build 87:
// caesar_cipher
module caesar_cipher (
   input            clk
  ,input            rst_n
  ,input            ptxt_valid  
  ,input            mode  
  ,input            key_shift_dir_1  
  ,input            key_shift_dir_3  
  ,input      [4:0] key_shift_num_1  
  ,input      [4:0] key_shift_num_3  
  ,input      [7:0] ptxt_char
  ,output reg [7:0] ctxt_char
  ,output reg       err_invalid_key_shift_num
  ,output reg       err_invalid_ptxt_char
  ,output reg       ctx_ready
);
Size in the first run: ~10 flip-flops, ~35 I/O pins.
clock: 8.67 ns
lec_check: 0
abc_area: 1
cap_margin: 20
core_margin: 2
core_utilization: 67
cts_cluster_diameter: 357
cts_cluster_size: 95
place_density: 0.35
slew_margin: 20
tns_end_percent: 10
run.sh (not shown) runs the stock make flow with config.mk's settings and CLKGATE_MAP_FILE=.
Build 87: GRT-0232 in 5_1_grt -> run aborted
For build 92, these inputs were changed with respect to build 87:
- removing PLACE_DENSITY (formerly 0.35)
- removing ABC_AREA (formerly 1)
- removing TNS_END_PERCENT (formerly 10)
- removing CTS_CLUSTER_SIZE (formerly 95)
- changing CORE_UTILIZATION from 67 to 40
- removing CTS_CLUSTER_DIAMETER (formerly 357)
- changing the clock period (ns, I/O delays scaled along) from 8.67 to 14.0
==> results <==
- Build 92 reached the final stage; the timing, DRC and antenna checks on its layout passed.
- The lower simple-gate share of the synthesized area came out of build 92.
- As of build 92, number of cells in the yosys synthesis report had fallen by a little under 10% compared to build 87.
- Diff build 87 -> build 92 | post-synthesis instance total | down by a little under 10%
- Lower post-synthesis share of cell area spent on and-or and or-and gates goes to build 87 over build 92.
- Build 92 vs build 87 — core outline area rose 18,000 um^2.
- What build 92 reported for synthesized area has to be multiplied by 0.889 to get the figure for build 87.
## Diff of input files: build 35 against build 92
- putting CTS_CLUSTER_DIAMETER at 103 where nothing was set
- putting CTS_CLUSTER_SIZE at 100 where nothing was set
- putting PLACE_DENSITY_LB_ADDON at 0.08 where nothing was set
- putting TNS_END_PERCENT at 10 where nothing was set
- swapping 40 for 56 in CORE_UTILIZATION
==> comparison <==
- Build 35 vs. build 92: final critical-path setup slack rose 140 ps; hold slack shows a reduction of 7.8 ps; routed wire length per instance increased by 0.21 um relative to the old numbers; hold buffer count at CTS closely matched the old numbers.
- Aggregate global-route resource usage (lower): build 92
- Build 35 ended up with a lower routed wire length than build 92 did.
What build 79 does differently from build 35 at the input level:
- CTS_CLUSTER_DIAMETER no longer set, was 103
- CTS_CLUSTER_SIZE no longer set, was 100
- CORE_UTILIZATION now 40, was 56
- SLEW_MARGIN now 0, was 20
- TNS_END_PERCENT no longer set, was 10
- PLACE_DENSITY_LB_ADDON now 0.1, was 0.08
- CORE_MARGIN now 8, was 2
- MAX_ROUTING_LAYER now met4, previously not set
### Flow results
Build 35 | status: complete | timing, DRC, antenna: pass
Build 79 ended with every stage complete and zero timing, DRC or antenna violations.
Fraction of met3 tracks used by global routing for build 79: 2.1 points down relative to build 35
Width of the die: build 79 vs build 35 up 43 um

Starting RTL as in the previous note.
==> flow/design.v (excerpt) <==
module caesar_cipher (
   input            clk
  ,input            rst_n
  ,input            ptxt_valid  
  ,input            mode  
  ,input            key_shift_dir_1  
  ,input            key_shift_dir_3  
  ,input      [4:0] key_shift_num_1  
  ,input      [4:0] key_shift_num_3  
  ,input      [7:0] ptxt_char
  ,output reg [7:0] ctxt_char
  ,output reg       err_invalid_key_shift_num
  ,output reg       err_invalid_ptxt_char
  ,output reg       ctx_ready
);
Settings: LEC_CHECK=0, ABC_AREA=1, CAP_MARGIN=15, CELL_PAD_IN_SITES_DETAIL_PLACEMENT=0, CELL_PAD_IN_SITES_GLOBAL_PLACEMENT=2, CORE_ASPECT_RATIO=0.5, CORE_MARGIN=5, CORE_UTILIZATION=29, CTS_CLUSTER_DIAMETER=256, CTS_CLUSTER_SIZE=98, GPL_ROUTABILITY_DRIVEN=0, GPL_TIMING_DRIVEN=1, MIN_ROUTING_LAYER=met1, PLACE_DENSITY_LB_ADDON=0.1, SETUP_SLACK_MARGIN=-1.89, SLEW_MARGIN=20, TNS_END_PERCENT=15; clock period 23.0 ns.
Change:
Settings changed: ABC_AREA 1 to not set, CELL_PAD_IN_SITES_DETAIL_PLACEMENT 0 to 1, CORE_ASPECT_RATIO 0.5 to not set, CORE_MARGIN 5 to 2, CORE_UTILIZATION 29 to 24, CTS_CLUSTER_DIAMETER 256 to 389, CTS_CLUSTER_SIZE 98 to not set, GPL_ROUTABILITY_DRIVEN 0 to not set, GPL_TIMING_DRIVEN 1 to 0, SETUP_SLACK_MARGIN -1.89 to not set, TNS_END_PERCENT 15 to 65.
What happened: Utilization decreases by 5.0 points. Fmax went down by 24%. Non-clock buffer count went up by 82. Clock-buffer cell count stays the same. Worst hold slack degrades by 10 ps. Wire length rose by 34%. Via count went up by 13%. Global-route usage rises by 1.1 points. Area after synthesis increases by 12%. Flip-flop count is unchanged.
Change:
Settings changed: CAP_MARGIN 15 to 20, CELL_PAD_IN_SITES_DETAIL_PLACEMENT 1 to not set, CELL_PAD_IN_SITES_GLOBAL_PLACEMENT 2 to not set, CORE_UTILIZATION 24 to 65, CTS_CLUSTER_DIAMETER 389 to not set, GPL_TIMING_DRIVEN 0 to not set, MIN_ROUTING_LAYER met1 to not set, PLACE_DENSITY_LB_ADDON 0.1 to not set, TNS_END_PERCENT 65 to not set.
Clock period 23.0 ns to 10.9 ns, I/O delays scaled along.
Effect: The new run ran to the end with violations: setup timing. Setup slack is worse by 4400 ps. Global-route usage went up by 24 points. Routed wire length decreases by about 9%. Core utilization is higher by 58 points. Die size is lower by 62%. Final area rose by about 17%. Cell count came out lower by about 7%. Via count grows by 19%. Count of clock-buffer cells in the layout went down by 1.

Starting RTL as in the previous note.
Settings: LEC_CHECK=0, ABC_AREA=0, CAP_MARGIN=20, CELL_PAD_IN_SITES_DETAIL_PLACEMENT=1, CORE_ASPECT_RATIO=1.15, CORE_MARGIN=2, CORE_UTILIZATION=68, CTS_CLUSTER_DIAMETER=46, CTS_CLUSTER_SIZE=97, GPL_ROUTABILITY_DRIVEN=1, GPL_TIMING_DRIVEN=0, MAX_ROUTING_LAYER=met4, MIN_ROUTING_LAYER=met2, SLEW_MARGIN=35; clock period 14.0 ns.
The first run failed in 3_5_place_dp (DPL-0033).
Edit:
CELL_PAD_IN_SITES_DETAIL_PLACEMENT = 0   (was 1)
CORE_MARGIN = 4   (was 2)
MIN_ROUTING_LAYER = met1   (was met2)
Result: Now the flow completed without violations; die size climbs by 5.2%; synthesized area stays the same; synthesized cell count does not change.

== run A ==
caesar_cipher again, from the RTL that the note above started with.
clock: 8.59 ns
lec_check: 0
abc_area: 1
cap_margin: 0
core_aspect_ratio: 1.46
core_margin: 2
core_utilization: 72
cts_cluster_diameter: 374
cts_cluster_size: 95
place_density: 0.38
slew_margin: 20
tns_end_percent: 10
Run A did not finish: a tool error stopped it during 5_1_grt.
Relative to run A, the following input files were edited for run B:
==> flow/config.mk <==
export PLATFORM = sky130hd
export DESIGN_NAME = caesar_cipher
export DESIGN_NICKNAME = caesar_cipher
export VERILOG_FILES = /design/flow/design.v
export SDC_FILE = /design/flow/constraint.sdc
export NUM_CORES = 4
export LEC_CHECK = 0
export CAP_MARGIN = 20
export CORE_MARGIN = 2
export CORE_UTILIZATION = 35
export SLEW_MARGIN = 20
==> flow/constraint.sdc <==
create_clock -name core_clock -period 13.6 [get_ports {clk}]
set_input_delay 2.7200 -clock core_clock [delete_from_list [all_inputs] [get_ports {clk}]]
set_output_delay 2.7200 -clock core_clock [all_outputs]
set_load 0.01 [all_outputs]
--- outcome ---
Run B finished all stages; the layout is clean. [compare] base=run A new=run B: routability-driven placement congestion ratio -8.8%, number of cell instances after yosys synthesis -8.0%. On run B: fraction of the mapped netlist area in adder cells is 1.8 points lower than what run A gave. Synthesized area grows by more than 10% when moving from run A to run B. Per the comparison of run B with run A, number of gates given a new drive strength after cts shows a reduction of 62; synthesized cell count has decreased. Lower simple-gate area share of the yosys netlist was reported by run B, not run A. Diff run A -> run B | post-synthesis cell type count | up by more than half.
Inputs modified between run B and run C:
-- flow/config.mk --
<<< run B, line 10
export CORE_UTILIZATION = 35
>>> run C, line 10
export CORE_UTILIZATION = 68
export MAX_ROUTING_LAYER = met4
==> flow/constraint.sdc <==
create_clock -name core_clock -period 10.6 [get_ports {clk}]
set_input_delay 2.1200 -clock core_clock [delete_from_list [all_inputs] [get_ports {clk}]]
set_output_delay 2.1200 -clock core_clock [all_outputs]
set_load 0.01 [all_outputs]
Notes after the runs:
Status: run C FAILED at 5_1_grt (tool error)
Measured against run C, the placed cell area of run B comes out at 0.879 times the reference value.
Run B → run C: chip area shows a reduction of 0.022 mm2, starting utilization of the core area shows an increase of 34 points.
Run C does better than run B on core footprint.
In run C the number of core rows turned out 29% lower than in run B.
Modified inputs, run D compared to run C
-- flow/config.mk --
<<< run C, line 10
export CORE_UTILIZATION = 68
export MAX_ROUTING_LAYER = met4
>>> run D, line 10
export CORE_UTILIZATION = 40
==> flow/constraint.sdc <==
create_clock -name core_clock -period 13.6 [get_ports {clk}]
set_input_delay 2.7200 -clock core_clock [delete_from_list [all_inputs] [get_ports {clk}]]
set_output_delay 2.7200 -clock core_clock [all_outputs]
set_load 0.01 [all_outputs]
Results
Across run C and run D, a clean result was obtained everywhere but in run C. Run C: GRT-0232 in 5_1_grt -> run aborted. Looking only at post-placement cell area, and setting everything else aside, the lower value of run D and run C goes to run D. Number of cell rows sits higher in run D than in run C. Where area of the placeable core is concerned, run C is better than run D.
> inputs changed (run D -> run E)
-- flow/config.mk --
<<< run D, line 10
export CORE_UTILIZATION = 40
>>> run E, line 10
export CORE_UTILIZATION = 68
export HOLD_SLACK_MARGIN = -0.08
==> flow/constraint.sdc <==
create_clock -name core_clock -period 10.7 [get_ports {clk}]
set_input_delay 2.1400 -clock core_clock [delete_from_list [all_inputs] [get_ports {clk}]]
set_output_delay 2.1400 -clock core_clock [all_outputs]
set_load 0.01 [all_outputs]
Run E never completed, since it errored out during 5_1_grt. | synthesized area | run E vs run D | ≈ equal |. Number of synthesized flops with an enable pin came out exactly the same in run E and run D. Run E ended up with a lower vertical die size than run D did. The post-cts sizing count number comes out higher for run E vs run D. On minimum setup slack after placement: between run E and run D, it ends up higher for run D. Re sequential share of the synthesized area: no difference whatsoever between run D and run E. The area inside the core boundary of run E falls short of that of run D by about 40%. Run E ended with less number of standard-cell rows in the floorplan than run D.

caesar_cipher again, from the RTL that the note above started with.
Settings: LEC_CHECK=0, ABC_AREA=1, CAP_MARGIN=15, CELL_PAD_IN_SITES_DETAIL_PLACEMENT=0, CELL_PAD_IN_SITES_GLOBAL_PLACEMENT=2, CORE_ASPECT_RATIO=0.5, CORE_MARGIN=5, CORE_UTILIZATION=29, CTS_CLUSTER_DIAMETER=256, CTS_CLUSTER_SIZE=98, GPL_TIMING_DRIVEN=1, MIN_ROUTING_LAYER=met1, PLACE_DENSITY_LB_ADDON=0.1, SETUP_SLACK_MARGIN=4.58, SLEW_MARGIN=20, TNS_END_PERCENT=15; clock period 23.0 ns.
The first run completed without violations.
Edit:
ABC_AREA = not set   (was 1)
CELL_PAD_IN_SITES_GLOBAL_PLACEMENT = 0   (was 2)
CORE_ASPECT_RATIO = not set   (was 0.5)
CORE_MARGIN = 2   (was 5)
CORE_UTILIZATION = 70   (was 29)
CTS_CLUSTER_DIAMETER = 363   (was 256)
CTS_CLUSTER_SIZE = 37   (was 98)
PLACE_DENSITY_LB_ADDON = not set   (was 0.1)
SETUP_SLACK_MARGIN = not set   (was 4.58)
TNS_END_PERCENT = 65   (was 15)
clock period = 13.7 ns   (was 23.0 ns; I/O delays follow)
The changed run completed without violations; first-iteration DRC count came out higher by well over a third; wire length is lower slightly; clock-buffer cell count stays the same; via count went up by about a fifth; critical path depth went down by 1.
Edit:
CORE_UTILIZATION = 65   (was 70)
CTS_CLUSTER_DIAMETER = 51   (was 363)
CTS_CLUSTER_SIZE = not set   (was 37)
clock period = 10.7 ns   (was 13.7 ns; I/O delays follow)
The new run completed, yet does not pass: negative setup slack.
Via count goes up by 21%.
Global-route usage increases by 4.2 points.
First-iteration DRC count is higher by 73%.
Design area rises by 25%.
Synthesized area is unchanged.
Sequential cell count does not change.

Starting RTL as in the previous note.
make LEC_CHECK=0 CAP_MARGIN=15 CELL_PAD_IN_SITES_DETAIL_PLACEMENT=0 CELL_PAD_IN_SITES_GLOBAL_PLACEMENT=0 CORE_MARGIN=2 CORE_UTILIZATION=57 CTS_CLUSTER_DIAMETER=389 GPL_TIMING_DRIVEN=1 MIN_ROUTING_LAYER=met1 PLACE_DENSITY_LB_ADDON=0.1 SLEW_MARGIN=20 TNS_END_PERCENT=65 finish   # period 10.7 ns
The baseline finished but failed the layout checks on setup timing.
Next try:
--- a/flow/config.mk
+++ b/flow/config.mk
@@ -11,3 +11,3 @@
 export CORE_MARGIN = 2
-export CORE_UTILIZATION = 57
+export CORE_UTILIZATION = 63
 export CTS_CLUSTER_DIAMETER = 389
==> flow/constraint.sdc (replaced) <==
create_clock -name core_clock -period 10.8 [get_ports {clk}]
set_input_delay 2.1600 -clock core_clock [delete_from_list [all_inputs] [get_ports {clk}]]
set_output_delay 2.1600 -clock core_clock [all_outputs]
set_load 0.01 [all_outputs]
What happened: With this change the flow stopped in global routing (GRT-0183); area after synthesis does not change; die size goes down by roughly a tenth; synthesized cell count does not change.
Next try:
--- a/flow/config.mk
+++ b/flow/config.mk
@@ -7,2 +7,3 @@
 export LEC_CHECK = 0
+export ABC_AREA = 1
 export CAP_MARGIN = 15
@@ -11,7 +12,8 @@
 export CORE_MARGIN = 2
-export CORE_UTILIZATION = 63
-export CTS_CLUSTER_DIAMETER = 389
+export CORE_UTILIZATION = 65
+export CTS_CLUSTER_DIAMETER = 51
+export CTS_CLUSTER_SIZE = 77
 export GPL_TIMING_DRIVEN = 1
 export MIN_ROUTING_LAYER = met1
-export PLACE_DENSITY_LB_ADDON = 0.1
+export PLACE_DENSITY_LB_ADDON = 0.01
 export SLEW_MARGIN = 20
==> flow/constraint.sdc (replaced) <==
create_clock -name core_clock -period 10.7 [get_ports {clk}]
set_input_delay 2.1400 -clock core_clock [delete_from_list [all_inputs] [get_ports {clk}]]
set_output_delay 2.1400 -clock core_clock [all_outputs]
set_load 0.01 [all_outputs]
- This time the run ran to the end with no violations
- die size shrinks by 14%
- area after synthesis fell by 11%
- synthesized cell count went up by 8.7%
Next try:
==> flow/config.mk (replaced) <==
export PLATFORM = sky130hd
export DESIGN_NAME = caesar_cipher
export DESIGN_NICKNAME = caesar_cipher
export VERILOG_FILES = /design/flow/design.v
export SDC_FILE = /design/flow/constraint.sdc
export NUM_CORES = 4
export LEC_CHECK = 0
export CAP_MARGIN = 20
export CORE_MARGIN = 2
export CORE_UTILIZATION = 9
export SLEW_MARGIN = 20
==> flow/constraint.sdc (replaced) <==
create_clock -name core_clock -period 15.6 [get_ports {clk}]
set_input_delay 3.1200 -clock core_clock [delete_from_list [all_inputs] [get_ports {clk}]]
set_output_delay 3.1200 -clock core_clock [all_outputs]
set_load 0.01 [all_outputs]
The new run finished with timing, DRC and antenna clean; final area goes up by 28%; worst setup slack improved by 130 ps; wire length rose by 32%; sequential share of layout area went down by 0.37 points; core utilization fell by 59 points; cell count is higher by 64%; via count rises by 7.5%; non-clock buffer count climbs by 21.
Next try:
--- a/flow/config.mk
+++ b/flow/config.mk
@@ -9,3 +9,4 @@
 export CORE_MARGIN = 2
-export CORE_UTILIZATION = 9
+export CORE_UTILIZATION = 68
 export SLEW_MARGIN = 20
+export TNS_END_PERCENT = 5
==> flow/constraint.sdc (replaced) <==
create_clock -name core_clock -period 10.7 [get_ports {clk}]
set_input_delay 2.1400 -clock core_clock [delete_from_list [all_inputs] [get_ports {clk}]]
set_output_delay 2.1400 -clock core_clock [all_outputs]
set_load 0.01 [all_outputs]
Outcome: With this change the flow never finished: it broke off in global routing with GRT-0232. Synthesized area does not change. Die size goes down by 86%. Synthesized cell count stays the same.
